`design/flow/run.sh`:
```
#!/bin/bash
# the make line also repeats each setting of config.mk as NAME=value (left out here)
make -C /OpenROAD-flow-scripts/flow DESIGN_CONFIG=/design/flow/config.mk WORK_HOME=/design/flow/orfs CLKGATE_MAP_FILE= finish
```
`design/flow/config.mk`:
```
export PLATFORM = sky130hd
export DESIGN_NAME = ALU_Top
export DESIGN_NICKNAME = ALU_Top
export VERILOG_FILES = /design/flow/design.v
export SDC_FILE = /design/flow/constraint.sdc
export NUM_CORES = 4
export LEC_CHECK = 0
export CAP_MARGIN = 5
export CELL_PAD_IN_SITES_GLOBAL_PLACEMENT = 0
export CORE_MARGIN = 2
export CORE_UTILIZATION = 57
export CTS_CLUSTER_SIZE = 38
export SLEW_MARGIN = 25
```
`design/flow/constraint.sdc`:
```
create_clock -name core_clock -period 74.0 [get_ports {CLK}]
set_input_delay 14.8000 -clock core_clock [delete_from_list [all_inputs] [get_ports {CLK}]]
set_output_delay 14.8000 -clock core_clock [all_outputs]
set_load 0.01 [all_outputs]
```
`design/flow/design.v`:
```
module Decoder_2_to_4_Unit
(
    input   wire    [3 : 0] alu_fun,     
    output  reg     arith_En,
    output  reg     logic_En,
    output  reg     cmp_En,
    output  reg     shift_En
);
wire    [1:0]   alu_fun_MSBs = alu_fun[3:2];
always @ (*)
    begin
        case (alu_fun_MSBs)
        2'b00 : begin
                    arith_En = 1'b1;    
                    logic_En = 1'b0;
                    cmp_En = 1'b0;
                    shift_En = 1'b0;
                end 
        2'b01 : begin
                    arith_En = 1'b0;   
                    logic_En = 1'b1;    
                    cmp_En = 1'b0;
                    shift_En = 1'b0;
                end 
        2'b10 : begin
                    arith_En = 1'b0;   
                    logic_En = 1'b0;
                    cmp_En = 1'b1;      
                    shift_En = 1'b0;
                end 
        2'b11 : begin
                    arith_En = 1'b0;   
                    logic_En = 1'b0;
                    cmp_En = 1'b0;
                    shift_En = 1'b1;    
                end 
        endcase
    end
endmodule
module Arithmetic_Unit #(parameter Data_In_Width = 16)
(
    input   wire    signed  [Data_In_Width-1 : 0]    A_in ,      
    input   wire    signed  [Data_In_Width-1 : 0]    B_in ,      
    input   wire                          [3 : 0]    alu_fun,    
    input   wire                                     CLK_in,
    input   wire                                     RST_in,
    input   wire                                     arith_En,
    output  reg         [(2*Data_In_Width)-1 : 0]    arith_out,  
    output  reg                                      arith_flag,
    output  reg                                      over_flow
);
wire    [1:0]   alu_fun_LSBs = alu_fun[1:0];      
reg     [(2*Data_In_Width)-1 : 0]   arith_out_comb;
reg     arith_flag_comb;
reg     over_flow_comb;
always @ (posedge CLK_in or negedge RST_in)   
    begin
        if (!RST_in)
            begin
               arith_out  <= 'sb0; 
               arith_flag <= 1'b0;
               over_flow  <= 1'b0;
            end
        else
            begin
                arith_out  <= arith_out_comb;
                arith_flag <= arith_flag_comb;
                over_flow  <= over_flow_comb;
            end
    end
always @ (*)
    begin
        if (arith_En)
            begin
                arith_flag_comb = 1'b1;
                case (alu_fun_LSBs)
                    2'b00 : {over_flow_comb , arith_out_comb} = A_in + B_in ;
                    2'b10 : {over_flow_comb , arith_out_comb} = A_in * B_in ;
                    2'b01 : {over_flow_comb , arith_out_comb} = A_in - B_in ;
                    2'b11 : begin over_flow_comb = 1'b0; arith_out_comb = (B_in != 'sb0) ? A_in / B_in : 'sb0 ; end   
                endcase
            end
        else
            begin
                arith_flag_comb = 1'b0;
                arith_out_comb = 'sb0;
                over_flow_comb = 1'b0;
            end
    end
endmodule
module Logic_Unit #(parameter Data_In_Width = 16) 
(
    input   wire    [Data_In_Width-1 : 0]    A_in ,    
    input   wire    [Data_In_Width-1 : 0]    B_in ,    
    input   wire                  [3 : 0]    alu_fun,  
    input   wire                             CLK_in,
    input   wire                             RST_in,
    input   wire                             logic_En,
    output  reg    [Data_In_Width-1 : 0]     logic_out, 
    output  reg                              logic_flag
);
wire    [1:0]   alu_fun_LSBs = alu_fun[1:0];      
reg     [Data_In_Width-1 : 0]   logic_out_comb;
reg     logic_flag_comb;
always @ (posedge CLK_in or negedge RST_in)       
    begin
        if (!RST_in)
            begin
                logic_out  <= 'b0;
                logic_flag <= 1'b0;
            end
        else
            begin
                logic_out  <= logic_out_comb;
                logic_flag <= logic_flag_comb;
            end
    end
always @ (*)
    begin
        if (logic_En)
            begin
                logic_flag_comb = 1'b1;
                case (alu_fun_LSBs)
                2'b00 : logic_out_comb = A_in & B_in;    
                2'b01 : logic_out_comb = A_in | B_in;    
                2'b10 : logic_out_comb = ~(A_in & B_in);     
                2'b11 : logic_out_comb = ~(A_in | B_in);     
                endcase
            end
        else
            begin
                logic_flag_comb = 1'b0;
                logic_out_comb = 'b0;
            end
    end
endmodule
module CMP_Unit #(parameter Data_In_Width = 16)
(
    input   wire    signed  [Data_In_Width-1 : 0]    A_in ,      
    input   wire    signed  [Data_In_Width-1 : 0]    B_in ,      
    input   wire                          [3 : 0]    alu_fun,    
    input   wire                                     CLK_in,
    input   wire                                     RST_in,
    input   wire                                     cmp_En,
    output  reg             [1 : 0]                  cmp_out,
    output  reg                                      cmp_flag
);
wire    [1 : 0]   alu_fun_LSBs = alu_fun[1:0];      
reg     [1 : 0]   cmp_out_comb;
reg     cmp_flag_comb;
always @ (posedge CLK_in or negedge RST_in)
    begin
        if (!RST_in)
            begin
                cmp_out  <= 'sb0;
                cmp_flag <= 1'b0;
            end
        else
            begin
                cmp_out  <= cmp_out_comb;
                cmp_flag <= cmp_flag_comb;
            end
    end
always @ (*)
    begin
        if (cmp_En)
            begin
                case (alu_fun_LSBs)
                2'b00 : begin
                            cmp_flag_comb = 1'b0;
                            cmp_out_comb = 'sb0;
                        end
                2'b01 : begin
                            cmp_flag_comb = 1'b1;
                            cmp_out_comb = (A_in == B_in) ? 'sd1 : 'sd0;
                        end
                2'b10 : begin
                            cmp_flag_comb = 1'b1;
                            cmp_out_comb = (A_in > B_in) ?  'sd2 : 'sd0;
                        end
                2'b11 : begin   
                            cmp_flag_comb = 1'b1;
                            cmp_out_comb = (A_in < B_in) ?  'sd3 : 'sd0;
                        end
                endcase
            end
        else
            begin
                cmp_flag_comb = 1'b0;
                cmp_out_comb = 'sb0;
            end
    end
endmodule
module Shift_unit #(parameter Data_In_Width = 16)
(
    input   wire    signed  [Data_In_Width-1 : 0]    A_in ,      
    input   wire    signed  [Data_In_Width-1 : 0]    B_in ,      
    input   wire                          [3 : 0]    alu_fun,    
    input   wire                                     CLK_in,
    input   wire                                     RST_in,
    input   wire                                     shift_En,
    output  reg     signed  [Data_In_Width-1 : 0]    shift_out, 
    output  reg                                      shift_flag
);
wire    [1:0]   alu_fun_LSBs = alu_fun[1:0];      
reg     [Data_In_Width-1 : 0]   shift_out_comb;
reg     shift_flag_comb;
always @ (posedge CLK_in or negedge RST_in)
    begin
        if (!RST_in)
            begin
                shift_out  <= 'sb0;
                shift_flag <= 1'b0;
            end
        else
            begin
                shift_out  <= shift_out_comb;
                shift_flag <= shift_flag_comb;
            end
    end
always @ (*)
    begin
        if (shift_En)
            begin
                shift_flag_comb = 1'b1;
                case (alu_fun_LSBs)
                2'b00 : shift_out_comb = (A_in >> 1'b1);    
                2'b01 : shift_out_comb = (A_in << 1'b1);    
                2'b10 : shift_out_comb = (B_in >> 1'b1);    
                2'b11 : shift_out_comb = (B_in << 1'b1);    
                endcase
            end
        else
            begin
                shift_flag_comb = 1'b0;
                shift_out_comb = 'sb0;
            end
    end
endmodule
module ALU_Top #(parameter Data_In_Width = 16)
(
    input   wire            [Data_In_Width-1 : 0]    A ,      
    input   wire            [Data_In_Width-1 : 0]    B ,      
    input   wire                          [3 : 0]    ALU_FUN,   
    input   wire                                     CLK,
    input   wire                                     RST,
    output  wire      [(2*Data_In_Width)-1 : 0]      Arith_OUT,   
    output  wire                                     Arith_Flag,
    output  wire            [Data_In_Width-1 : 0]    Logic_OUT, 
    output  wire                                     Logic_Flag,
    output  wire                          [1 : 0]    CMP_OUT,
    output  wire                                     CMP_Flag,
    output  wire            [Data_In_Width-1 : 0]    Shift_OUT, 
    output  wire                                     Shift_Flag
);
wire    Arith_Enable;
wire    Logic_Enable;
wire    CMP_Enable;
wire    Shift_Enable;
wire    Over_Flow;
Decoder_2_to_4_Unit ins_Decoder_2_to_4_Unit (
    .alu_fun (ALU_FUN),
    .arith_En (Arith_Enable),
    .logic_En (Logic_Enable),
    .cmp_En (CMP_Enable),
    .shift_En (Shift_Enable)
);
Arithmetic_Unit ins_Arithmetic_Unit (
    .A_in (A),
    .B_in (B),
    .alu_fun (ALU_FUN),
    .CLK_in (CLK),
    .RST_in (RST),
    .arith_En (Arith_Enable),
    .arith_out (Arith_OUT),
    .arith_flag (Arith_Flag),
    .over_flow (Over_Flow)
);
Logic_Unit ins_Logic_unit (
    .A_in (A),
    .B_in (B),
    .alu_fun (ALU_FUN),
    .CLK_in (CLK),
    .RST_in (RST),
    .logic_En (Logic_Enable),
    .logic_out (Logic_OUT),
    .logic_flag (Logic_Flag)
);
CMP_Unit ins_CMP_Unit (
    .A_in (A),
    .B_in (B),
    .alu_fun  (ALU_FUN),
    .CLK_in (CLK),
    .RST_in (RST),
    .cmp_En (CMP_Enable),
    .cmp_out (CMP_OUT),
    .cmp_flag (CMP_Flag)
);
Shift_unit ins_Shift_Unit (
    .A_in (A),
    .B_in (B),
    .alu_fun  (ALU_FUN),
    .CLK_in (CLK),
    .RST_in (RST),
    .shift_En (Shift_Enable),
    .shift_out (Shift_OUT),
    .shift_flag (Shift_Flag)
);
endmodule
```
==> qor.yml, run 1 <==
top_area_cell: "ha_1"
topCombFamilyByArea: "adder cells"
io_pins: 108
core_sq_mm: 0.0772
mux_share_pct: 3.34
status: "stopped before the end"
cts_buffers: 9
area_leaders: "ha_1, fa_1, xnor2_1, nand2_1, nor2_1"
placed_cells: 9047
cts-root-buf: "clkbuf_16"
dieArea_sq_mm: 0.0799
top_cell: "ha_1"
portBuffers: 107
dp_hpwl_microns: 160000
die_h_microns: 283
ys_cells: 5930
rows: 102
ys_area_sq_mm: 0.0443
cts_sinks: 70
die_w_microns: 283
synth-seq-area-share_pct: 3.96
ys.flop_type: "dfrtp_1"
ys_sh_adder_pct: 30.7
xor_share_pct: 8.78
ys_sh_simple_pct: 20.7
yosys_warnings: 5
ys_ff: 70
h-tree-depth: 3
aoi_share_pct: 26.7
edf_count: 0
clock_path_buffers: 2
synthesis.area_sq_mm: 0.0443
synthArstFlopShare_pct: 100
common_cells: "ha_1, nand2_1, nor2_1, inv_1, a21oi_1"
place_ws_ns: -5.63
lastStage: "global routing"
syn_avg_cell_area_sq_um: 7.47
synth.distinct_cells: 113
synth_top_area_share_pct: 18.7
synthCells: 5930
fp-utilization_pct: 57.3
gp_congestion: 1.10
==> per-stage QoR <==
| step | setup TNS, ns | cell area, sq um |
|---|---|---|
| after CTS | -39.62 | 66400 |
| after floorplan | -1.90 | 47200 |
| after global placement | -119.64 | 63500 |
| after detailed placement | -169.55 | 63500 |
==> repair_timing <==
item | in CTS
endpoints found under the setup margin | 32
gates cloned | 4
buffers inserted | 144
resized | 283
pin swaps | 157
hold buffers | 0
==> run 2: changes to the inputs <==
- ABC_AREA: not set -> 1
- CAP_MARGIN: 5 -> 40
- CELL_PAD_IN_SITES_GLOBAL_PLACEMENT: 0 -> not set
- CORE_ASPECT_RATIO: not set -> 0.5
- CORE_UTILIZATION: 57 -> 72
- CTS_CLUSTER_DIAMETER: not set -> 392
- CTS_CLUSTER_SIZE: 38 -> 99
- GPL_ROUTABILITY_DRIVEN: not set -> 0
- PLACE_DENSITY: not set -> 0.4
- SETUP_SLACK_MARGIN: not set -> 3.98
- SLEW_MARGIN: 25 -> 20
- TNS_END_PERCENT: not set -> 10
- clock period: 74.0 -> 29.6 ns (I/O delays scaled with it)
==> qor.yml, run 2 <==
synth_top_area_share_pct: 19.4  # +0.70 points
common_cells: "nand2_1, inv_1, ha_1, a21oi_1, nor2_1"
ys_cells: 6489  # +9.4%
yosys_warnings: 5  # unchanged
aoi_share_pct: 16.3  # -10 points
synthCells: 6489  # +9.4%
topCombFamilyByArea: "adder cells"
dieArea_sq_mm: 0.0614  # -23%
synthesis.area_sq_mm: 0.0427  # -3.6%
ys_sh_adder_pct: 31.8  # +1.1 points
die_h_microns: 176  # -38%
error_message: "[ERROR DPL-0033] detailed placement checks failed during check placement."
core_sq_mm: 0.0589  # -24%
io_pins: 108  # unchanged
status: "stopped before the end"
synthArstFlopShare_pct: 100  # unchanged
synth.distinct_cells: 76  # -33%
rows: 63  # -38%
syn_avg_cell_area_sq_um: 6.58  # -12%
portBuffers: 107  # unchanged
lastStage: "detailed placement"
top_cell: "nand2_1"
fp-utilization_pct: 72.5  # +15 points
area_leaders: "ha_1, nand2_1, fa_1, inv_1, a21oi_1"
ys_area_sq_mm: 0.0427  # -3.6%
ys.flop_type: "dfrtp_1"
synth-seq-area-share_pct: 4.10  # +0.15 points
die_w_microns: 348  # +23%
ys_ff: 70  # unchanged
top_area_cell: "ha_1"
xor_share_pct: 8.52  # -0.27 points
ys_sh_simple_pct: 25.6  # +4.9 points
mux_share_pct: 0.366  # -3.0 points
edf_count: 0  # unchanged
[run 2: metrics by stage]
step	instance area (sq um)	std cells
after floorplan	43900	6639
after global placement	57300	9031
==> run 3: changes to the inputs <==
- ABC_AREA: 1 -> not set
- CAP_MARGIN: 40 -> 20
- CELL_PAD_IN_SITES_GLOBAL_PLACEMENT: not set -> 1
- CORE_ASPECT_RATIO: 0.5 -> not set
- CORE_UTILIZATION: 72 -> 40
- CTS_CLUSTER_DIAMETER: 392 -> not set
- CTS_CLUSTER_SIZE: 99 -> 56
- GPL_ROUTABILITY_DRIVEN: 0 -> not set
- GPL_TIMING_DRIVEN: not set -> 0
- HOLD_SLACK_MARGIN: not set -> 0.27
- MIN_ROUTING_LAYER: not set -> met1
- PLACE_DENSITY: 0.4 -> not set
- PLACE_DENSITY_LB_ADDON: not set -> 0.06
- SETUP_SLACK_MARGIN: 3.98 -> 5.0
- SLEW_MARGIN: 20 -> 35
- TNS_END_PERCENT: 10 -> 75
- clock period: 29.6 -> 85.0 ns (I/O delays scaled with it)
==> qor.yml, run 3 <==
grt_max_degree: 48
status: "complete, no violations"
min_period_over_period_pct: 96.8
routedWlPerCell_microns: 24.6
cp.required_ns: 85.24
synth-seq-area-share_pct: 3.96  # -0.15 points
ys_area_sq_mm: 0.0443  # +3.7%
crit_buf_inv: 50
hold_buffers: 0
ys_cells: 5930  # -8.6%
mux_share_pct: 3.34  # +3.0 points
critPathLaunchType: "input pin"
topCombFamilyByArea: "adder cells"
whs_ns: 16.48
ys_ff: 70  # unchanged
slowest_stage: "mux2i_4"
fin_ws_ns: 2.75
top_cell: "ha_1"
synthArstFlopShare_pct: 100  # unchanged
die_h_microns: 337  # +91%
io_pins: 108  # unchanged
synth.distinct_cells: 113  # +49%
dr.pass1.iters: 5
min_path_type: "input pin to async pin"
yosys_warnings: 5  # unchanged
cp_common_cell: "ha_4"
grt_pass1_vias: 47300
portBuffers: 106  # -0.93%
critPathCapture: "ins_Arithmetic_Unit.arith_out[20]$_DFF_PN0_"
cts_tree: "done"
cts-root-buf: "clkbuf_16"
ant_nets: 0
ys_sh_adder_pct: 30.7  # -1.1 points
core_sq_mm: 0.110  # +87%
path_max_fanout: 11
slowest_delay_ns: 0.59
h-tree-depth: 3
timing.fmax_ghz: 0.0122
critPathCaptureType: "flop"
critPathKind: "input pin to flop"
maxCapViolations: 0
clock_path_buffers: 2
top_area_cell: "ha_1"
edf_count: 0  # unchanged
common_cells: "ha_1, nand2_1, nor2_1, inv_1, a21oi_1"
instances_no_fill: 8258
cp_top_family: "AND-OR/OR-AND gates"
xor_share_pct: 8.78  # +0.27 points
dp_hpwl_microns: 160000
place_ws_ns: -20.23
warning_count: 62
hold_viol_final: 0
syn_avg_cell_area_sq_um: 7.47  # +14%
rsz0062_at_grt: "yes"
arrival_ns: 82.49
cts_buffers: 9
aoi_share_pct: 26.7  # +10 points
slew_headroom_pct: 24.9
cp-startpoint: "B[15]"
finalMaxSlewViolations: 0
drc: 0
antenna_found_initial: 4
die_w_microns: 337  # -3.3%
gr-total-overflow: 0
fin_util_pct: 54.8
area_leaders: "ha_1, fa_1, xnor2_1, nand2_1, nor2_1"
synth_top_area_share_pct: 18.7  # -0.70 points
critical_path_cell_count: 312
gp_congestion: 1.02
dieArea_sq_mm: 0.113  # +85%
ys_sh_simple_pct: 20.7  # -4.9 points
period_minus_slack_ns: 82.25
worstMarginPinSlew_ns: 1.12
vias_per_cell: 6.02
rows: 122  # +94%
area_delta_synth_final_pct: 36.5
routed_wl_microns: 204000
vias: 49700
grt_first_pass_wirelength_microns: 294000
placed_cells: 7721
nFillCells: 10700
nNetsFinal: 7728
drtIter0Drc: 3870
ys.flop_type: "dfrtp_1"
cts.clk_slew.worst_paths_ns: 0.06
synthCells: 5930  # -8.6%
grt_usage_pct: 34.1
cts_sinks: 70
finalSetupViolCount: 0
fp-utilization_pct: 40.2  # -32 points
synthesis.area_sq_mm: 0.0443  # +3.7%
-- run 3: what timing repair did --
| action | CTS | global route |
|---|---|---|
| endpoints found under the setup margin | 32 | 32 |
| pin swaps | 211 | 394 |
| cloned | 2 | 8 |
| gates resized | 770 | 592 |
| buffers inserted | 248 | 261 |
-- run 3: routing by layer --
metal,vias to the layer above,global-route usage (%),part of all wire [%],wire (microns)
met2,1882,56.8,46,94600
met5,-,0,0.0064,13
li1,23000,-,-,-
met1,24500,44.3,43,86500
met3,425,4.28,6.4,13100
met4,2,14.4,4.6,9320
-- run 3: final cells by class --
cell class | instances | area [sq um] | share of cell area (%)
Sequential cell | 70 | 1750 | 2.90
Multi-Input combinational cell | 5331 | 46700 | 77.3
Antenna cell | 1 | 2.50 | 0.00414
Inverter | 476 | 1810 | 3.00
Buffer | 203 | 2100 | 3.48
Timing Repair Buffer | 673 | 5920 | 9.79
Clock inverter | 7 | 63.8 | 0.106
Clock buffer | 9 | 225 | 0.373
Tap cell | 1488 | 1860 | 3.08
-- run 3: metrics by stage --
| step | instance area, sq um | setup TNS [ns] |
|---|---|---|
| after floorplan | 45600 | 0 |
| final | 60400 | 0 |
| after global routing | 60400 | 0 |
| after CTS | 55300 | 0 |
| after global placement | 48500 | -751.21 |
| after detailed placement | 49300 | -626.66 |
==> run 4: changes to the inputs <==
- CAP_MARGIN: 20 -> 15
- CELL_PAD_IN_SITES_GLOBAL_PLACEMENT: 1 -> not set
- CORE_UTILIZATION: 40 -> 65
- CTS_CLUSTER_DIAMETER: not set -> 207
- CTS_CLUSTER_SIZE: 56 -> 51
- GPL_TIMING_DRIVEN: 0 -> not set
- HOLD_SLACK_MARGIN: 0.27 -> not set
- MAX_ROUTING_LAYER: not set -> met4
- MIN_ROUTING_LAYER: met1 -> not set
- PLACE_DENSITY_LB_ADDON: 0.06 -> not set
- SETUP_SLACK_MARGIN: 5.0 -> not set
- SLEW_MARGIN: 35 -> 20
- TNS_END_PERCENT: 75 -> not set
- clock period: 85.0 -> 78.5 ns (I/O delays scaled with it)
==> qor.yml, run 4 <==
status: "stopped before the end"
lastStage: "global routing"
error_message: "[ERROR GRT-0232] Routing congestion too high. Check the congestion heatmap in the GUI."
portBuffers: 107  # +0.94%
hold_buffers: 0  # unchanged
io_pins: 108  # unchanged
common_cells: "ha_1, nand2_1, nor2_1, inv_1, a21oi_1"
synthesis.area_sq_mm: 0.0443  # unchanged
grt_usage_pct: 95.2
core_sq_mm: 0.0673  # -39%
synthArstFlopShare_pct: 100  # unchanged
cts-root-buf: "clkbuf_16"
ys_sh_simple_pct: 20.7  # unchanged
topCombFamilyByArea: "adder cells"
cts_buffers: 9  # unchanged
rows: 95  # -22%
mux_share_pct: 3.34  # unchanged
die_h_microns: 265  # -21%
syn_avg_cell_area_sq_um: 7.47  # unchanged
synth_top_area_share_pct: 18.7  # unchanged
cts_sinks: 70  # unchanged
h-tree-depth: 3  # unchanged
yosys_warnings: 5  # unchanged
synth-seq-area-share_pct: 3.96  # unchanged
top_cell: "ha_1"
fp-utilization_pct: 65.8  # +26 points
die_w_microns: 265  # -21%
place_ws_ns: -3.32  # +16.91 ns
ys_area_sq_mm: 0.0443  # unchanged
xor_share_pct: 8.78  # unchanged
dp_hpwl_microns: 145000  # -9.4%
synth.distinct_cells: 113  # unchanged
aoi_share_pct: 26.7  # unchanged
ys_sh_adder_pct: 30.7  # unchanged
edf_count: 0  # unchanged
ys_cells: 5930  # unchanged
top_area_cell: "ha_1"
area_leaders: "ha_1, fa_1, xnor2_1, nand2_1, nor2_1"
ys_ff: 70  # unchanged
dieArea_sq_mm: 0.0702  # -38%
gr-total-overflow: 1831
clock_path_buffers: 2  # unchanged
gp_congestion: 1.17  # +15%
ys.flop_type: "dfrtp_1"
synthCells: 5930  # unchanged
dpl-instance-area_sq_mm: 0.0564  # +15%
run 4: metal layers:
metal  GRT usage [%]  overflow
met5               -         -
met1            90.5       124
met2             107      1149
met3            85.2        97
met4            99.1       461
run 4: per-stage QoR:
stage          TNS (ns)  hold WS, ns  cells
2_1_floorplan         0        15.40   6080
3_3_place_gp     -37.72        15.91   8127
3_5_place_dp     -95.56        15.92   8127
4_1_cts               0        15.54   8189
run 4: repair_timing:
item                                    in CTS
pin swaps                                   71
setup buffers                               43
gates cloned                                 3
resized                                    184
endpoints found under the setup margin      32
==> run 5: changes to the inputs <==
- CAP_MARGIN: 15 -> 5
- CELL_PAD_IN_SITES_GLOBAL_PLACEMENT: not set -> 1
- CORE_UTILIZATION: 65 -> 45
- CTS_CLUSTER_DIAMETER: 207 -> not set
- CTS_CLUSTER_SIZE: 51 -> not set
- MAX_ROUTING_LAYER: met4 -> not set
- PLACE_DENSITY_LB_ADDON: not set -> 0.25
- SLEW_MARGIN: 20 -> 40
- clock period: 78.5 -> 56.5 ns (I/O delays scaled with it)
==> qor.yml, run 5 <==
aoi_share_pct: 26.7  # unchanged
hold_buffers: 0  # unchanged
die_w_microns: 318  # +20%
timing.fmax_ghz: 0.0139
synthCells: 5930  # unchanged
top_cell: "ha_1"
portBuffers: 107  # unchanged
ys_area_sq_mm: 0.0443  # unchanged
min_period_over_period_pct: 128
slew_headroom_pct: 34.5
synth_top_area_share_pct: 18.7  # unchanged
critPathLaunchType: "input pin"
critPathCapture: "ins_Arithmetic_Unit.arith_out[12]$_DFF_PN0_"
slowest_delay_ns: 0.60
min_path_type: "input pin to async pin"
slowest_stage: "or4_4"
critPathCaptureType: "flop"
ant_nets: 0
drtIter0Drc: 4690
finalMaxSlewViolations: 0
antenna_found_initial: 3
fp-utilization_pct: 45.2  # -21 points
ys_sh_simple_pct: 20.7  # unchanged
xor_share_pct: 8.78  # unchanged
routedWlPerCell_microns: 22.0
critical_path_cell_count: 321
core_sq_mm: 0.0980  # +46%
io_pins: 108  # unchanged
h-tree-depth: 3  # unchanged
area_leaders: "ha_1, fa_1, xnor2_1, nand2_1, nor2_1"
warning_count: 63
cts_tree: "done"
rsz0062_at_grt: "yes"
hold_viol_final: 0
synth-seq-area-share_pct: 3.96  # unchanged
gp_congestion: 1.04  # -11%
crit_buf_inv: 51
topCombFamilyByArea: "adder cells"
syn_avg_cell_area_sq_um: 7.47  # unchanged
synthArstFlopShare_pct: 100  # unchanged
grt_usage_pct: 39.8
cp_common_cell: "buf_4"
cts-root-buf: "clkbuf_16"
drc: 0
cts.clk_slew.worst_paths_ns: 0.09
ys.flop_type: "dfrtp_1"
edf_count: 0  # unchanged
dp_hpwl_microns: 167000  # +15%
vias_per_cell: 5.84
routed_wl_microns: 214000
arrival_ns: 72.38
critPathKind: "input pin to flop"
path_max_fanout: 19
ys_cells: 5930  # unchanged
finalSetupViolCount: 32
worstMarginPinSlew_ns: 0.975
clock_path_buffers: 2  # unchanged
maxCapViolations: 0
grt_first_pass_wirelength_microns: 317000
design_area_sq_mm: 0.0722
tns_ns: -490.27
ys_sh_adder_pct: 30.7  # unchanged
cp_top_family: "AND-OR/OR-AND gates"
period_minus_slack_ns: 72.08
dr.pass1.iters: 6
cts_buffers: 9  # unchanged
nNetsFinal: 9382
status: "failed layout checks"
yosys_warnings: 5  # unchanged
cts_sinks: 70  # unchanged
gr-total-overflow: 0
nFillCells: 7674
fin_ws_ns: -15.58
vias: 56700
rows: 115  # +21%
area_delta_synth_final_pct: 63.1
die_h_microns: 318  # +20%
dieArea_sq_mm: 0.101  # +44%
dpl-instance-area_sq_mm: 0.0643  # +14%
common_cells: "ha_1, nand2_1, nor2_1, inv_1, a21oi_1"
cp-startpoint: "B[12]"
ys_ff: 70  # unchanged
synth.distinct_cells: 113  # unchanged
grt_max_degree: 71
top_area_cell: "ha_1"
so.violations: "setup timing"
grt_pass1_vias: 56200
mux_share_pct: 3.34  # unchanged
cp.required_ns: 56.79
synthesis.area_sq_mm: 0.0443  # unchanged
run 5: area by class of cell:
cell class | instances | area (sq um) | share of cell area, %
antenna | 2 | 5.00 | 0.00693
clock buffer | 9 | 225 | 0.312
clock inverter | 7 | 63.8 | 0.0884
inverter | 476 | 1800 | 2.50
multi-input combinational | 5334 | 46700 | 64.7
sequential | 70 | 1750 | 2.43
tap | 1287 | 1610 | 2.23
timing repair buffer | 2527 | 20000 | 27.7
run 5: per-layer routing:
metal | wire [microns] | GRT usage [%]
met5 | 0 | 0
met3 | 15600 | 4.27
met1 | 85500 | 50.0
met2 | 98700 | 67.6
met4 | 13900 | 20.3
run 5: metrics by stage:
stage                     std cells  worst slack (ns)  utilization, %  hold WS, ns
final                          9712            -15.58            73.7        10.97
after global routing           9710            -18.12            73.7        11.02
after CTS                      9546            -15.56            69.2        10.99
after detailed placement       9352            -20.09            65.6        11.38
after global placement         9352            -19.11            65.6        11.50
after floorplan                6080            -14.16               -        11.00
run 5: what timing repair did:
action	4_1_cts	5_1_grt
setup endpoints to repair	32	32
buffers inserted	172	172
gates resized	389	594
endpoints found under the hold margin	0	0
gates cloned	6	3
pin swaps	267	454
==> run 6: changes to the inputs <==
- CAP_MARGIN: 5 -> 15
- CELL_PAD_IN_SITES_GLOBAL_PLACEMENT: 1 -> not set
- CORE_UTILIZATION: 45 -> 65
- CTS_CLUSTER_SIZE: not set -> 51
- MAX_ROUTING_LAYER: not set -> met4
- PLACE_DENSITY_LB_ADDON: 0.25 -> not set
- SLEW_MARGIN: 40 -> 20
- clock period: 56.5 -> 75.9 ns (I/O delays scaled with it)
==> qor.yml, run 6 <==
status: "stopped before the end"
lastStage: "clock tree synthesis"
error_message: "[ERROR DPL-0033] detailed placement checks failed during check placement."
edf_count: 0  # unchanged
die_w_microns: 265  # -17%
dieArea_sq_mm: 0.0702  # -30%
die_h_microns: 265  # -17%
xor_share_pct: 8.78  # unchanged
ys_ff: 70  # unchanged
synthArstFlopShare_pct: 100  # unchanged
synth.distinct_cells: 113  # unchanged
rows: 95  # -17%
yosys_warnings: 5  # unchanged
ys_sh_adder_pct: 30.7  # unchanged
synthCells: 5930  # unchanged
placed_cells: 8812  # -5.8%
synthesis.area_sq_mm: 0.0443  # unchanged
ys_cells: 5930  # unchanged
common_cells: "ha_1, nand2_1, nor2_1, inv_1, a21oi_1"
synth-seq-area-share_pct: 3.96  # unchanged
topCombFamilyByArea: "adder cells"
top_cell: "ha_1"
ys.flop_type: "dfrtp_1"
portBuffers: 107  # unchanged
ys_sh_simple_pct: 20.7  # unchanged
core_sq_mm: 0.0673  # -31%
syn_avg_cell_area_sq_um: 7.47  # unchanged
mux_share_pct: 3.34  # unchanged
ys_area_sq_mm: 0.0443  # unchanged
dp_hpwl_microns: 174000  # +4.3%
synth_top_area_share_pct: 18.7  # unchanged
aoi_share_pct: 26.7  # unchanged
io_pins: 108  # unchanged
gp_congestion: 1.18  # +13%
fp-utilization_pct: 65.8  # +21 points
area_leaders: "ha_1, fa_1, xnor2_1, nand2_1, nor2_1"
top_area_cell: "ha_1"
## run 6: metrics by stage
stage | setup slack, ns | cell area [sq um]
floorplan | 0.000711 | 46300
global placement | -2.10 | 62100
detailed placement | -5.46 | 62100
==> run 7: changes to the inputs <==
- CAP_MARGIN: 15 -> 20
- CORE_UTILIZATION: 65 -> 58
- CTS_CLUSTER_SIZE: 51 -> 33
- HOLD_SLACK_MARGIN: not set -> 0.29
- MAX_ROUTING_LAYER: met4 -> not set
- clock period: 75.9 -> 74.5 ns (I/O delays scaled with it)
==> qor.yml, run 7 <==
synthCells: 5930  # unchanged
cts_sinks: 70
clock_path_buffers: 2
io_pins: 108  # unchanged
dpl-instance-area_sq_mm: 0.0632  # +1.8%
ys_area_sq_mm: 0.0443  # unchanged
common_cells: "ha_1, nand2_1, nor2_1, inv_1, a21oi_1"
grt_usage_pct: 67.8
die_w_microns: 280  # +5.8%
dp_hpwl_microns: 162000  # -6.7%
topCombFamilyByArea: "adder cells"
ys_cells: 5930  # unchanged
synthArstFlopShare_pct: 100  # unchanged
h-tree-depth: 3
synth_top_area_share_pct: 18.7  # unchanged
gr-total-overflow: 13
dieArea_sq_mm: 0.0785  # +12%
lastStage: "global routing"
error_message: "[ERROR GRT-0116] Global routing finished with congestion. Check the congestion regions in the DRC Viewer."
synthesis.area_sq_mm: 0.0443  # unchanged
ys_ff: 70  # unchanged
aoi_share_pct: 26.7  # unchanged
ys.flop_type: "dfrtp_1"
top_area_cell: "ha_1"
syn_avg_cell_area_sq_um: 7.47  # unchanged
ys_sh_adder_pct: 30.7  # unchanged
ys_sh_simple_pct: 20.7  # unchanged
area_leaders: "ha_1, fa_1, xnor2_1, nand2_1, nor2_1"
cts-root-buf: "clkbuf_16"
cts_buffers: 9
portBuffers: 107  # unchanged
top_cell: "ha_1"
hold_buffers: 0
place_ws_ns: -4.66  # +0.798 ns
gp_congestion: 1.13  # -4.1%
xor_share_pct: 8.78  # unchanged
die_h_microns: 280  # +5.8%
core_sq_mm: 0.0757  # +13%
edf_count: 0  # unchanged
status: "stopped before the end"
rows: 101  # +6.3%
yosys_warnings: 5  # unchanged
synth-seq-area-share_pct: 3.96  # unchanged
mux_share_pct: 3.34  # unchanged
synth.distinct_cells: 113  # unchanged
fp-utilization_pct: 58.5  # -7.3 points
==> run 7: repair_timing <==
| item | 4_1_cts |
|---|---|
| endpoints found under the setup margin | 32 |
| pin swaps | 340 |
| gates resized | 529 |
| cloned | 6 |
| setup buffers | 237 |
==> run 7: routing by layer <==
| metal | overflow | global-route usage, % |
|---|---|---|
| met5 | 0 | 12.4 |
| met4 | 7 | 64.7 |
| met3 | 0 | 43.5 |
| met2 | 6 | 90.8 |
| met1 | 0 | 69.9 |
==> run 7: metrics by stage <==
stage	utilization, %	setup TNS (ns)	hold WS [ns]	std cells
after CTS	89.9	-0.00146	14.71	9234
after detailed placement	83.5	-137.63	15.12	8979
after global placement	83.5	-85.45	15.10	8979
after floorplan	-	0	14.60	6080
==> run 8: changes to the inputs <==
- CAP_MARGIN: 20 -> 15
- CORE_UTILIZATION: 58 -> 65
- CTS_CLUSTER_SIZE: 33 -> 51
- HOLD_SLACK_MARGIN: 0.29 -> not set
- MAX_ROUTING_LAYER: not set -> met4
- TNS_END_PERCENT: not set -> 5
- clock period: 74.5 -> 70.0 ns (I/O delays scaled with it)
==> qor.yml, run 8 <==
die_w_microns: 265  # -5.5%
io_pins: 108  # unchanged
topCombFamilyByArea: "adder cells"
cts_buffers: 9  # unchanged
top_cell: "ha_1"
edf_count: 0  # unchanged
cts_sinks: 70  # unchanged
ys_sh_adder_pct: 30.7  # unchanged
dpl-instance-area_sq_mm: 0.0625  # -1.1%
ys_area_sq_mm: 0.0443  # unchanged
gp_congestion: 1.20  # +6.4%
synthCells: 5930  # unchanged
ys_cells: 5930  # unchanged
core_sq_mm: 0.0673  # -11%
synthesis.area_sq_mm: 0.0443  # unchanged
yosys_warnings: 5  # unchanged
place_ws_ns: -9.65  # -4.98 ns
dp_hpwl_microns: 173000  # +6.5%
grt_usage_pct: 97.0
cts-root-buf: "clkbuf_16"
placed_cells: 8838  # -1.6%
xor_share_pct: 8.78  # unchanged
die_h_microns: 265  # -5.5%
aoi_share_pct: 26.7  # unchanged
portBuffers: 107  # unchanged
hold_buffers: 0  # unchanged
error_message: "[ERROR GRT-0116] Global routing finished with congestion. Check the congestion regions in the DRC Viewer."
h-tree-depth: 3  # unchanged
common_cells: "ha_1, nand2_1, nor2_1, inv_1, a21oi_1"
syn_avg_cell_area_sq_um: 7.47  # unchanged
dieArea_sq_mm: 0.0702  # -11%
top_area_cell: "ha_1"
gr-total-overflow: 2181
lastStage: "global routing"
synthArstFlopShare_pct: 100  # unchanged
status: "stopped before the end"
ys.flop_type: "dfrtp_1"
fp-utilization_pct: 65.8  # +7.3 points
mux_share_pct: 3.34  # unchanged
ys_ff: 70  # unchanged
ys_sh_simple_pct: 20.7  # unchanged
rows: 95  # -5.9%
clock_path_buffers: 2  # unchanged
synth_top_area_share_pct: 18.7  # unchanged
area_leaders: "ha_1, fa_1, xnor2_1, nand2_1, nor2_1"
synth.distinct_cells: 113  # unchanged
synth-seq-area-share_pct: 3.96  # unchanged
## run 8: timing repair
item                       4_1_cts
buffers inserted                54
setup endpoints to repair       32
gates resized                  179
pin swaps                       77
hold endpoints to repair         0
## run 8: layer usage
layer / overflow / global-route usage [%]
met1: 228 / 93.2
met2: 1250 / 107
met3: 188 / 87.7
met4: 515 / 100
met5: - / -
## run 8: per-stage QoR
step                      hold slack [ns]
after detailed placement            14.21
after CTS                           13.81
after global placement              14.18
after floorplan                     13.70
==> run 9: changes to the inputs <==
- CAP_MARGIN: 15 -> 20
- CORE_UTILIZATION: 65 -> 58
- CTS_CLUSTER_DIAMETER: not set -> 244
- CTS_CLUSTER_SIZE: 51 -> 60
- MAX_ROUTING_LAYER: met4 -> not set
- clock period: 70.0 -> 73.0 ns (I/O delays scaled with it)
==> qor.yml, run 9 <==
gr-total-overflow: 318
die_w_microns: 280  # +5.8%
xor_share_pct: 8.78  # unchanged
ys_ff: 70  # unchanged
aoi_share_pct: 26.7  # unchanged
cts-root-buf: "clkbuf_16"
topCombFamilyByArea: "adder cells"
cts_sinks: 70  # unchanged
dp_hpwl_microns: 160000  # -7.2%
synthesis.area_sq_mm: 0.0443  # unchanged
dieArea_sq_mm: 0.0785  # +12%
h-tree-depth: 3  # unchanged
yosys_warnings: 5  # unchanged
fp-utilization_pct: 58.5  # -7.3 points
ys_sh_simple_pct: 20.7  # unchanged
hold_buffers: 0  # unchanged
synth_top_area_share_pct: 18.7  # unchanged
portBuffers: 107  # unchanged
io_pins: 108  # unchanged
synthCells: 5930  # unchanged
cts_buffers: 9  # unchanged
status: "stopped before the end"
gp_congestion: 1.05  # -13%
core_sq_mm: 0.0757  # +13%
syn_avg_cell_area_sq_um: 7.47  # unchanged
lastStage: "global routing"
area_leaders: "ha_1, fa_1, xnor2_1, nand2_1, nor2_1"
clock_path_buffers: 2  # unchanged
die_h_microns: 280  # +5.8%
rows: 101  # +6.3%
synth-seq-area-share_pct: 3.96  # unchanged
top_area_cell: "ha_1"
top_cell: "ha_1"
ys_sh_adder_pct: 30.7  # unchanged
place_ws_ns: -5.89  # +3.75 ns
ys_cells: 5930  # unchanged
grt_usage_pct: 82.8
mux_share_pct: 3.34  # unchanged
error_message: "[ERROR GRT-0232] Routing congestion too high. Check the congestion heatmap in the GUI."
synthArstFlopShare_pct: 100  # unchanged
synth.distinct_cells: 113  # unchanged
common_cells: "ha_1, nand2_1, nor2_1, inv_1, a21oi_1"
edf_count: 0  # unchanged
ys.flop_type: "dfrtp_1"
ys_area_sq_mm: 0.0443  # unchanged
run 9: layer usage:
layer	GRT overflow	global-route usage [%]
met2	165	97.1
met1	9	81.6
met4	140	85.0
met5	2	42.9
met3	2	69.9
run 9: what timing repair did:
item / in CTS
gates cloned: 1
resized: 214
setup endpoints to repair: 32
setup buffers: 66
pin swaps: 103
run 9: metrics by stage:
stage | utilization [%] | setup TNS [ns] | cell area, sq um | cells
after CTS | 85.5 | -87.61 | 64700 | 9053
after detailed placement | 83.1 | -176.18 | 62900 | 8970
after global placement | 83.1 | -116.21 | 62900 | 8970
after floorplan | - | -45.47 | 46600 | 6080
==> run 10: changes to the inputs <==
- CORE_UTILIZATION: 58 -> 59
- CTS_CLUSTER_DIAMETER: 244 -> not set
- CTS_CLUSTER_SIZE: 60 -> 99
- TNS_END_PERCENT: 5 -> not set
- clock period: 73.0 -> 36.6 ns (I/O delays scaled with it)
==> qor.yml, run 10 <==
die_h_microns: 278  # -0.84%
die_w_microns: 278  # -0.84%
yosys_warnings: 5  # unchanged
synth.distinct_cells: 113  # unchanged
cts_buffers: 9  # unchanged
ys_sh_simple_pct: 20.7  # unchanged
top_area_cell: "ha_1"
topCombFamilyByArea: "adder cells"
cts-root-buf: "clkbuf_16"
hold_buffers: 0  # unchanged
ys_cells: 5930  # unchanged
grt_usage_pct: 76.8
portBuffers: 107  # unchanged
synthArstFlopShare_pct: 100  # unchanged
synth-seq-area-share_pct: 3.96  # unchanged
cts_sinks: 70  # unchanged
syn_avg_cell_area_sq_um: 7.47  # unchanged
edf_count: 0  # unchanged
ys_ff: 70  # unchanged
io_pins: 108  # unchanged
h-tree-depth: 3  # unchanged
synth_top_area_share_pct: 18.7  # unchanged
status: "stopped before the end"
synthesis.area_sq_mm: 0.0443  # unchanged
dieArea_sq_mm: 0.0772  # -1.7%
synthCells: 5930  # unchanged
common_cells: "ha_1, nand2_1, nor2_1, inv_1, a21oi_1"
mux_share_pct: 3.34  # unchanged
ys.flop_type: "dfrtp_1"
gp_congestion: 1.14  # +8.3%
area_leaders: "ha_1, fa_1, xnor2_1, nand2_1, nor2_1"
top_cell: "ha_1"
clock_path_buffers: 2  # unchanged
ys_area_sq_mm: 0.0443  # unchanged
xor_share_pct: 8.78  # unchanged
dp_hpwl_microns: 166000  # +3.3%
gr-total-overflow: 2
error_message: "[ERROR GRT-0116] Global routing finished with congestion. Check the congestion regions in the DRC Viewer."
aoi_share_pct: 26.7  # unchanged
ys_sh_adder_pct: 30.7  # unchanged
core_sq_mm: 0.0743  # -1.8%
placed_cells: 9039  # +0.77%
fp-utilization_pct: 59.6  # +1.1 points
place_ws_ns: -35.32  # -29.42 ns
rows: 100  # -0.99%
lastStage: "global routing"
run 10: metal layers:
metal  overflow  track usage (%)
met5          0             24.8
met4          1             77.3
met3          0             60.4
met2          1             95.2
met1          0             76.0
run 10: per-stage QoR:
stage | hold slack, ns | cell area (sq um) | util (%)
4_1_cts | 7.15 | 69000 | 92.8
3_5_place_dp | 7.51 | 63900 | 86.0
3_3_place_gp | 7.50 | 63900 | 86.0
2_1_floorplan | 7.02 | 47300 | -
run 10: timing repair:
item	CTS
setup buffers	259
setup endpoints to repair	32
cloned	9
pin swaps	318
gates resized	559
==> run 11: changes to the inputs <==
- ABC_AREA: not set -> 1
- CAP_MARGIN: 20 -> 0
- CORE_UTILIZATION: 59 -> 72
- CTS_CLUSTER_DIAMETER: not set -> 148
- CTS_CLUSTER_SIZE: 99 -> 100
- PLACE_DENSITY: not set -> 0.38
- TNS_END_PERCENT: not set -> 15
- clock period: 36.6 -> 99.2 ns (I/O delays scaled with it)
==> qor.yml, run 11 <==
ys_area_sq_mm: 0.0427  # -3.6%
cts.clk_slew.worst_paths_ns: 0.06
routedWlPerCell_microns: 18.7
ys_sh_simple_pct: 25.6  # +4.9 points
critPathLaunchType: "input pin"
syn_avg_cell_area_sq_um: 6.58  # -12%
cp-startpoint: "B[11]"
hold_buffers: 0  # unchanged
gr-total-overflow: 0
top_area_cell: "ha_1"
topCombFamilyByArea: "adder cells"
period_minus_slack_ns: 94.02
common_cells: "nand2_1, inv_1, ha_1, a21oi_1, nor2_1"
grt_pass1_vias: 41700
hold_viol_final: 0
finalMaxSlewViolations: 0
slowest_stage: "clkdlybuf4s50_1"
fp-utilization_pct: 72.6  # +13 points
ys_cells: 6489  # +9.4%
cts_sinks: 70  # unchanged
regArea_sq_mm: 0.00175
io_pins: 108  # unchanged
critPathCaptureType: "flop"
critPathKind: "input pin to flop"
cp_top_family: "AND-OR/OR-AND gates"
vias_per_cell: 5.97
die_w_microns: 247  # -11%
edf_count: 0  # unchanged
cp.required_ns: 99.44
cts_buffers: 9  # unchanged
synth.distinct_cells: 76  # -33%
crit_buf_inv: 83
core_sq_mm: 0.0588  # -21%
rows: 89  # -11%
maxCapViolations: 0
cts_tree: "done"
whs_ns: 19.63
synthArstFlopShare_pct: 100  # unchanged
worstMarginPinSlew_ns: 1.19
finalSetupViolCount: 0
ys_ff: 70  # unchanged
area_delta_synth_final_pct: 9.13
drc: 0
grt_first_pass_wirelength_microns: 212000
mux_share_pct: 0.366  # -3.0 points
die_h_microns: 247  # -11%
instances_no_fill: 7550
vias: 45100
grt_usage_pct: 43.4
top_cell: "nand2_1"
slowest_delay_ns: 0.47
warning_count: 62
cts-root-buf: "clkbuf_16"
dr.pass1.iters: 12
critical_path_cell_count: 577
critPathCapture: "ins_Arithmetic_Unit.arith_out[26]$_DFF_PN0_"
ys.flop_type: "dfrtp_1"
dieArea_sq_mm: 0.0612  # -21%
timing.fmax_ghz: 0.0106
area_leaders: "ha_1, nand2_1, fa_1, inv_1, a21oi_1"
placed_cells: 7414  # -18%
ant_nets: 0
nNetsFinal: 7733
synthesis.area_sq_mm: 0.0427  # -3.6%
logic_area_sq_mm: 0.0365
clock_path_buffers: 2  # unchanged
routed_wl_microns: 141000
portBuffers: 107  # unchanged
grt_max_degree: 71
drtIter0Drc: 4585
aoi_share_pct: 16.3  # -10 points
arrival_ns: 94.25
synth-seq-area-share_pct: 4.10  # +0.15 points
h-tree-depth: 3  # unchanged
xor_share_pct: 8.52  # -0.27 points
status: "complete, no violations"
cp_common_cell: "nand2_1"
gp_congestion: 1.03  # -9.8%
min_period_over_period_pct: 94.8
nFillCells: 4439
synth_top_area_share_pct: 19.4  # +0.70 points
ys_sh_adder_pct: 31.8  # +1.1 points
synthCells: 6489  # +9.4%
path_max_fanout: 34
min_path_type: "input pin to async pin"
slew_headroom_pct: 19.6
yosys_warnings: 5  # unchanged
dp_hpwl_microns: 105000  # -37%
antenna_found_initial: 1
## run 11: layout make-up
type	instances	share of cell area, %
Multi-Input combinational cell	5245	78.5
Inverter	1147	9.40
Timing Repair Buffer	286	5.50
Sequential cell	70	3.76
Tap cell	773	2.08
Clock buffer	10	0.492
Clock inverter	6	0.150
Timing Repair inverter	10	0.129
Antenna cell	3	0.0161
## run 11: repair_timing
action,in CTS,in global routing
gates cloned,2,17
buffers inserted,3,95
resized,8,212
endpoints found under the setup margin,31,32
pin swaps,1,42
## run 11: per-layer routing
layer | global-route usage (%) | up-vias | share of wire, %
met3 | 9.80 | 789 | 11
met2 | 69.0 | 2554 | 44
li1 | - | 21200 | -
met4 | 25.1 | 2 | 7.3
met5 | 0.636 | - | 0.038
met1 | 54.1 | 20600 | 38
## run 11: metrics by stage
step	setup slack, ns	setup TNS [ns]	utilization (%)	cell area [sq um]
2_1_floorplan	11.20	0	-	43200
3_3_place_gp	1.30	0	75.7	44500
3_5_place_dp	-1.80	-40.64	75.7	44500
4_1_cts	0.0803	0	76.3	44900
5_1_grt	-1.46	-29.74	79.2	46600
6_report	5.18	0	79.2	46600
==> run 12: changes to the inputs <==
- ABC_AREA: 1 -> not set
- CAP_MARGIN: 0 -> 20
- CORE_ASPECT_RATIO: not set -> 1.07
- CORE_UTILIZATION: 72 -> 47
- CTS_CLUSTER_DIAMETER: 148 -> not set
- CTS_CLUSTER_SIZE: 100 -> not set
- GPL_TIMING_DRIVEN: not set -> 0
- PLACE_DENSITY: 0.38 -> not set
- TNS_END_PERCENT: 15 -> not set
- clock period: 99.2 -> 74.9 ns (I/O delays scaled with it)
==> qor.yml, run 12 <==
warning_count: 62  # unchanged
grt_pass1_vias: 48500  # +16%
critical_path_cell_count: 324  # -44%
rows: 116  # +30%
drtIter0Drc: 4564  # -0.46%
ys_sh_adder_pct: 30.7  # -1.1 points
cts-root-buf: "clkbuf_16"
area_delta_synth_final_pct: 41.6
fp-utilization_pct: 47.4  # -25 points
path_max_fanout: 10  # -71%
cts.clk_slew.worst_paths_ns: 0.08  # +0.02 ns
gp_congestion: 1.03  # +0.63%
io_pins: 108  # unchanged
nFillCells: 7950  # +79%
top_cell: "ha_1"
arrival_ns: 79.07  # -15.18 ns
top_area_cell: "ha_1"
maxCapViolations: 0  # unchanged
gr-total-overflow: 0  # unchanged
drc: 0  # unchanged
cts_tree: "done"
hold_buffers: 0  # unchanged
slew_headroom_pct: 11.1  # -8.5 points
synthArstFlopShare_pct: 100  # unchanged
crit_buf_inv: 58  # -30%
xor_share_pct: 8.78  # +0.27 points
cts_buffers: 9  # unchanged
critPathLaunchType: "input pin"
cp.required_ns: 75.14  # -24.30 ns
cp-startpoint: "B[0]"
ys.flop_type: "dfrtp_1"
worstMarginPinSlew_ns: 1.33  # +0.140 ns
die_h_microns: 321  # +30%
ys_ff: 70  # unchanged
fin_util_pct: 67.0  # -12 points
timing.fmax_ghz: 0.0127
synthCells: 5930  # -8.6%
aoi_share_pct: 26.7  # +10 points
dr.pass1.iters: 6  # -6
period_minus_slack_ns: 78.82
routedWlPerCell_microns: 24.4  # +31%
critPathKind: "input pin to flop"
yosys_warnings: 5  # unchanged
topCombFamilyByArea: "adder cells"
min_path_type: "input pin to async pin"
ant_nets: 0  # unchanged
hold_viol_final: 0  # unchanged
mux_share_pct: 3.34  # +3.0 points
rsz0062_at_grt: "yes"
h-tree-depth: 3  # unchanged
dieArea_sq_mm: 0.0967  # +58%
ys_cells: 5930  # -8.6%
cp_top_family: "AND-OR/OR-AND gates"
slowest_delay_ns: 0.59  # +0.12 ns
common_cells: "ha_1, nand2_1, nor2_1, inv_1, a21oi_1"
grt_first_pass_wirelength_microns: 288000  # +36%
cts_sinks: 70  # unchanged
vias: 51100  # +13%
finalSetupViolCount: 32  # +32
nNetsFinal: 7871  # +1.8%
synth-seq-area-share_pct: 3.96  # -0.15 points
routed_wl_microns: 199000  # +41%
so.violations: "setup timing"
synthesis.area_sq_mm: 0.0443  # +3.7%
slowest_stage: "or4_4"
antenna_found_initial: 3  # +2
min_period_over_period_pct: 105  # +10 points
ys_sh_simple_pct: 20.7  # -4.9 points
status: "failed layout checks"
area_leaders: "ha_1, fa_1, xnor2_1, nand2_1, nor2_1"
finalMaxSlewViolations: 0  # unchanged
synth.distinct_cells: 113  # +49%
grt_usage_pct: 38.8  # -4.6 points
dp_hpwl_microns: 152000  # +45%
vias_per_cell: 6.27  # +5.1%
edf_count: 0  # unchanged
portBuffers: 106  # -0.93%
cp_common_cell: "ha_4"
grt_max_degree: 39  # -45%
critPathCapture: "ins_Arithmetic_Unit.arith_out[30]$_DFF_PN0_"
synth_top_area_share_pct: 18.7  # -0.70 points
ys_area_sq_mm: 0.0443  # +3.7%
core_sq_mm: 0.0935  # +59%
critPathCaptureType: "flop"
clock_path_buffers: 2  # unchanged
fin_ws_ns: -3.92  # -9.11 ns
place_ws_ns: -21.60  # -19.80 ns
syn_avg_cell_area_sq_um: 7.47  # +14%
die_w_microns: 301  # +22%
[run 12: area by class of cell]
type | instances | area (sq um) | share of cell area (%)
clock inverter | 7 | 62.6 | 0.0998
inverter | 476 | 1820 | 2.90
antenna | 1 | 2.50 | 0.00399
clock buffer | 9 | 225 | 0.359
sequential | 70 | 1750 | 2.80
buffer | 196 | 2070 | 3.31
multi-input combinational | 5331 | 47900 | 76.5
timing repair buffer | 823 | 7240 | 11.6
tap | 1239 | 1550 | 2.47
[run 12: what timing repair did]
| item | in CTS | in global routing |
|---|---|---|
| endpoints found under the hold margin | 0 | 0 |
| pin swaps | 297 | 487 |
| setup buffers | 372 | 298 |
| gates cloned | 3 | 8 |
| gates resized | 761 | 619 |
| setup endpoints to repair | 32 | 32 |
[run 12: per-stage QoR]
stage | std cells | hold WS, ns | setup TNS [ns] | instance area, sq um
after floorplan | 6080 | 14.68 | 0 | 46700
after global placement | 7425 | 15.66 | -776.43 | 49300
after detailed placement | 7464 | 14.98 | -672.78 | 50000
after CTS | 7854 | 14.57 | -118.50 | 57200
after global routing | 8151 | 14.60 | -185.43 | 62700
final | 8152 | 14.56 | -117.14 | 62700
[run 12: metal layers]
layer	GRT usage [%]	share of wire, %	routed length, microns	up-vias
li1	-	-	-	23300
met1	48.4	39	78000	24800
met2	64.2	46	90900	2325
met3	5.52	8.1	16100	702
met4	21.6	7.1	14100	6
met5	0	0.018	35	-
==> run 13: changes to the inputs <==
- CAP_MARGIN: 20 -> 40
- CELL_PAD_IN_SITES_GLOBAL_PLACEMENT: not set -> 1
- CORE_ASPECT_RATIO: 1.07 -> not set
- CORE_UTILIZATION: 47 -> 56
- CTS_CLUSTER_DIAMETER: not set -> 218
- GPL_TIMING_DRIVEN: 0 -> not set
- PLACE_DENSITY: not set -> 0.4
- TNS_END_PERCENT: not set -> 5
- clock period: 74.9 -> 46.6 ns (I/O delays scaled with it)
==> qor.yml, run 13 <==
wl_met2_microns: 93200  # +2.5%
portBuffers: 107  # +0.94%
ys_cells: 5930  # unchanged
place_ws_ns: -27.62  # -6.02 ns
cp_top_family: "AND-OR/OR-AND gates"
cp.required_ns: 46.83  # -28.31 ns
aoi_share_pct: 26.7  # unchanged
antenna_found_initial: 15  # +12
slew_headroom_pct: 8.08  # -3.1 points
tns_ns: -859.51  # -742.37 ns
ys_ff: 70  # unchanged
hold_viol_final: 0  # unchanged
xor_share_pct: 8.78  # unchanged
clock_path_buffers: 2  # unchanged
routedWlPerCell_microns: 23.7  # -3.1%
vias: 60900  # +19%
topCombFamilyByArea: "adder cells"
grt_pass1_vias: 58800  # +21%
mux_share_pct: 3.34  # unchanged
logic_area_sq_mm: 0.0446  # -7.0%
die_w_microns: 285  # -5.2%
rsz0062_at_grt: "yes"
timing.fmax_ghz: 0.0135
cp-startpoint: "B[12]"
dp_hpwl_microns: 158000  # +3.7%
finalSetupViolCount: 32  # unchanged
rows: 103  # -11%
syn_avg_cell_area_sq_um: 7.47  # unchanged
area_delta_synth_final_pct: 54.4
vias_per_cell: 6.52  # +4.0%
area_leaders: "ha_1, fa_1, xnor2_1, nand2_1, nor2_1"
ys_area_sq_mm: 0.0443  # unchanged
synthesis.area_sq_mm: 0.0443  # unchanged
regArea_sq_mm: 0.00175  # unchanged
cts_sinks: 70  # unchanged
cts-root-buf: "clkbuf_16"
grt_first_pass_wirelength_microns: 314000  # +9.0%
ys_sh_adder_pct: 30.7  # unchanged
dieArea_sq_mm: 0.0813  # -16%
ys_sh_simple_pct: 20.7  # unchanged
critPathCaptureType: "flop"
routed_wl_microns: 221000  # +11%
ant_nets: 0  # unchanged
synth_top_area_share_pct: 18.7  # unchanged
ys.flop_type: "dfrtp_1"
core_sq_mm: 0.0786  # -16%
crit_buf_inv: 67  # +16%
slowest_delay_ns: 0.79  # +0.20 ns
drtIter0Drc: 8254  # +81%
grt_usage_pct: 48.6  # +9.8 points
finalMaxSlewViolations: 0  # unchanged
cp_common_cell: "buf_4"
common_cells: "ha_1, nand2_1, nor2_1, inv_1, a21oi_1"
arrival_ns: 74.15  # -4.92 ns
drc: 0  # unchanged
fin_ws_ns: -27.32  # -23.40 ns
wl_met1_microns: 74400  # -4.6%
path_max_fanout: 14  # +4
cts_buffers: 9  # unchanged
nFillCells: 4428  # -44%
synth-seq-area-share_pct: 3.96  # unchanged
gp_congestion: 1.11  # +7.8%
h-tree-depth: 3  # unchanged
yosys_warnings: 5  # unchanged
dr.pass1.iters: 9  # +3
min_period_over_period_pct: 159  # +53 points
synthCells: 5930  # unchanged
gr-total-overflow: 0  # unchanged
nNetsFinal: 9241  # +17%
critical_path_cell_count: 329  # +1.5%
grt_max_degree: 61  # +56%
maxCapViolations: 0  # unchanged
die_h_microns: 285  # -11%
fp-utilization_pct: 56.3  # +9.0 points
critPathLaunchType: "input pin"
min_path_type: "input pin to async pin"
critPathKind: "input pin to flop"
worstMarginPinSlew_ns: 1.36  # +0.0243 ns
hold_buffers: 0  # unchanged
so.violations: "setup timing"
warning_count: 65  # +4.8%
cts_tree: "done"
top_area_cell: "ha_1"
cts.clk_slew.worst_paths_ns: 0.08  # about the same
top_cell: "ha_1"
slowest_stage: "a2111oi_4"
maxUsedRoutingLayer: "met5"
status: "failed layout checks"
met3WireLength_microns: 30700  # +90%
critPathCapture: "ins_Arithmetic_Unit.arith_out[20]$_DFF_PN0_"
edf_count: 0  # unchanged
synth.distinct_cells: 113  # unchanged
io_pins: 108  # unchanged
period_minus_slack_ns: 73.92
synthArstFlopShare_pct: 100  # unchanged
run 13: per-layer routing:
layer	GRT usage, %	vias to the layer above
met1	56.3	28100
met3	13.7	1970
met5	0	-
met2	76.9	4883
li1	-	26000
met4	35.2	8
run 13: layout make-up:
class / instances / area share, %
multi-input combinational: 5334 / 65.2
clock inverter: 7 / 0.0934
inverter: 476 / 2.62
tap: 1050 / 1.92
sequential: 70 / 2.56
antenna: 11 / 0.0403
clock buffer: 9 / 0.330
timing repair buffer: 2386 / 27.2
run 13: what timing repair did:
item | 4_1_cts | 5_1_grt
pin swaps | 173 | 233
gates resized | 281 | 305
gates cloned | 5 | 1
endpoints found under the setup margin | 32 | 32
setup buffers | 121 | 68
endpoints found under the hold margin | 0 | 0
run 13: per-stage QoR:
step	area, sq um	cells	util, %	hold WS, ns
global placement	63500	9108	80.7	9.51
detailed placement	63500	9114	80.8	9.27
finish	68300	9343	86.9	8.86
floorplan	46600	6080	-	9.02
CTS	66200	9256	84.2	8.88
global route	68300	9332	86.9	8.90
==> run 14: changes to the inputs <==
- ABC_AREA: not set -> 1
- CAP_MARGIN: 40 -> 20
- CELL_PAD_IN_SITES_GLOBAL_PLACEMENT: 1 -> not set
- CORE_UTILIZATION: 56 -> 58
- CTS_CLUSTER_DIAMETER: 218 -> not set
- PLACE_DENSITY: 0.4 -> not set
- clock period: 46.6 -> 72.7 ns (I/O delays scaled with it)
==> qor.yml, run 14 <==
grt_pass1_vias: 48700  # -17%
cts_tree: "done"
rsz0062_at_grt: "yes"
gr-total-overflow: 0  # unchanged
nNetsFinal: 9383  # +1.5%
critPathCaptureType: "flop"
grt_max_degree: 71  # +16%
critPathCapture: "ins_Arithmetic_Unit.arith_out[10]$_DFF_PN0_"
cp-startpoint: "B[4]"
vias: 50700  # -17%
routedWlPerCell_microns: 16.6  # -30%
slowest_stage: "clkdlybuf4s50_1"
drc: 0  # unchanged
gp_congestion: 1.01  # -9.4%
cts.clk_slew.worst_paths_ns: 0.08  # about the same
dp_hpwl_microns: 118000  # -25%
portBuffers: 107  # unchanged
synthesis.area_sq_mm: 0.0427  # -3.6%
status: "failed layout checks"
cts_sinks: 70  # unchanged
synth_top_area_share_pct: 19.4  # +0.70 points
vias_per_cell: 5.41  # -17%
cp_common_cell: "nand2_1"
ys_ff: 70  # unchanged
common_cells: "nand2_1, inv_1, ha_1, a21oi_1, nor2_1"
area_leaders: "ha_1, nand2_1, fa_1, inv_1, a21oi_1"
maxCapViolations: 0  # unchanged
antenna_found_initial: 6  # -9
crit_buf_inv: 96  # +43%
synthCells: 6489  # +9.4%
cts-root-buf: "clkbuf_16"
xor_share_pct: 8.52  # -0.27 points
period_minus_slack_ns: 81.75
cp.required_ns: 72.95  # +26.12 ns
logic_area_sq_mm: 0.0378  # -15%
mux_share_pct: 0.366  # -3.0 points
finalMaxSlewViolations: 0  # unchanged
grt_usage_pct: 38.5  # -10 points
die_w_microns: 275  # -3.5%
worstMarginPinSlew_ns: 1.18  # -0.177 ns
yosys_warnings: 5  # unchanged
slowest_delay_ns: 0.42  # -0.37 ns
top_cell: "nand2_1"
dieArea_sq_mm: 0.0758  # -6.8%
min_path_type: "input pin to async pin"
whs_ns: 14.30  # +5.44 ns
slew_headroom_pct: 20.5  # +12 points
ys_cells: 6489  # +9.4%
synth.distinct_cells: 76  # -33%
ys_sh_adder_pct: 31.8  # +1.1 points
cp_top_family: "AND-OR/OR-AND gates"
rows: 99  # -3.9%
drtIter0Drc: 3531  # -57%
ys.flop_type: "dfrtp_1"
fin_ws_ns: -9.05  # +18.26 ns
ys_sh_simple_pct: 25.6  # +4.9 points
nFillCells: 5027  # +14%
top_area_cell: "ha_1"
regArea_sq_mm: 0.00175  # unchanged
core_sq_mm: 0.0730  # -7.2%
h-tree-depth: 3  # unchanged
dr.pass1.iters: 6  # -3
syn_avg_cell_area_sq_um: 6.58  # -12%
cts_buffers: 9  # unchanged
maxUsedRoutingLayer: "met5"
routed_wl_microns: 156000  # -29%
fp-utilization_pct: 58.5  # +2.2 points
critPathKind: "input pin to flop"
io_pins: 108  # unchanged
topCombFamilyByArea: "adder cells"
path_max_fanout: 16  # +2
wl_met1_microns: 59600  # -20%
so.violations: "setup timing"
aoi_share_pct: 16.3  # -10 points
edf_count: 0  # unchanged
critical_path_cell_count: 570  # +73%
finalSetupViolCount: 32  # unchanged
warning_count: 65  # unchanged
die_h_microns: 275  # -3.5%
ant_nets: 0  # unchanged
ys_area_sq_mm: 0.0427  # -3.6%
met3WireLength_microns: 12200  # -60%
synthArstFlopShare_pct: 100  # unchanged
hold_viol_final: 0  # unchanged
wl_met2_microns: 73800  # -21%
synth-seq-area-share_pct: 4.10  # +0.15 points
area_delta_synth_final_pct: 42.1
arrival_ns: 82.00  # +7.85 ns
clock_path_buffers: 2  # unchanged
hold_buffers: 0  # unchanged
grt_first_pass_wirelength_microns: 236000  # -25%
critPathLaunchType: "input pin"
min_period_over_period_pct: 112  # -46 points
timing.fmax_ghz: 0.0122
run 14: final cells by class:
| cell class | instances | share of cell area (%) |
|---|---|---|
| multi-input combinational | 5238 | 62.4 |
| timing repair buffer | 1953 | 25.1 |
| inverter | 1147 | 7.20 |
| sequential | 70 | 2.89 |
| tap | 959 | 1.98 |
| clock buffer | 9 | 0.371 |
| clock inverter | 7 | 0.107 |
| antenna | 3 | 0.0124 |
run 14: repair_timing:
| action | CTS | global route |
|---|---|---|
| pin swaps | 123 | 299 |
| setup endpoints to repair | 32 | 32 |
| cloned | 2 | 1 |
| resized | 183 | 297 |
| setup buffers | 94 | 93 |
run 14: through the flow:
step                      cell area [sq um]  TNS, ns  util, %  worst slack, ns  std cells
after floorplan                       43600  -210.46        -            -6.93       6639
after global placement                57100  -249.52     78.2            -8.21       9177
after detailed placement              57100  -336.65     78.2           -10.92       9177
after CTS                             58800  -220.33     80.5            -7.31       9289
after global routing                  60600  -435.16     83.1           -13.96       9383
final                                 60600  -279.61     83.1            -9.05       9386
run 14: layer usage:
| metal | GRT usage [%] | up-vias |
|---|---|---|
| met5 | 0 | - |
| met4 | 19.5 | 6 |
| met3 | 6.10 | 689 |
| met2 | 68.5 | 2045 |
| met1 | 44.8 | 23600 |
| li1 | - | 24400 |
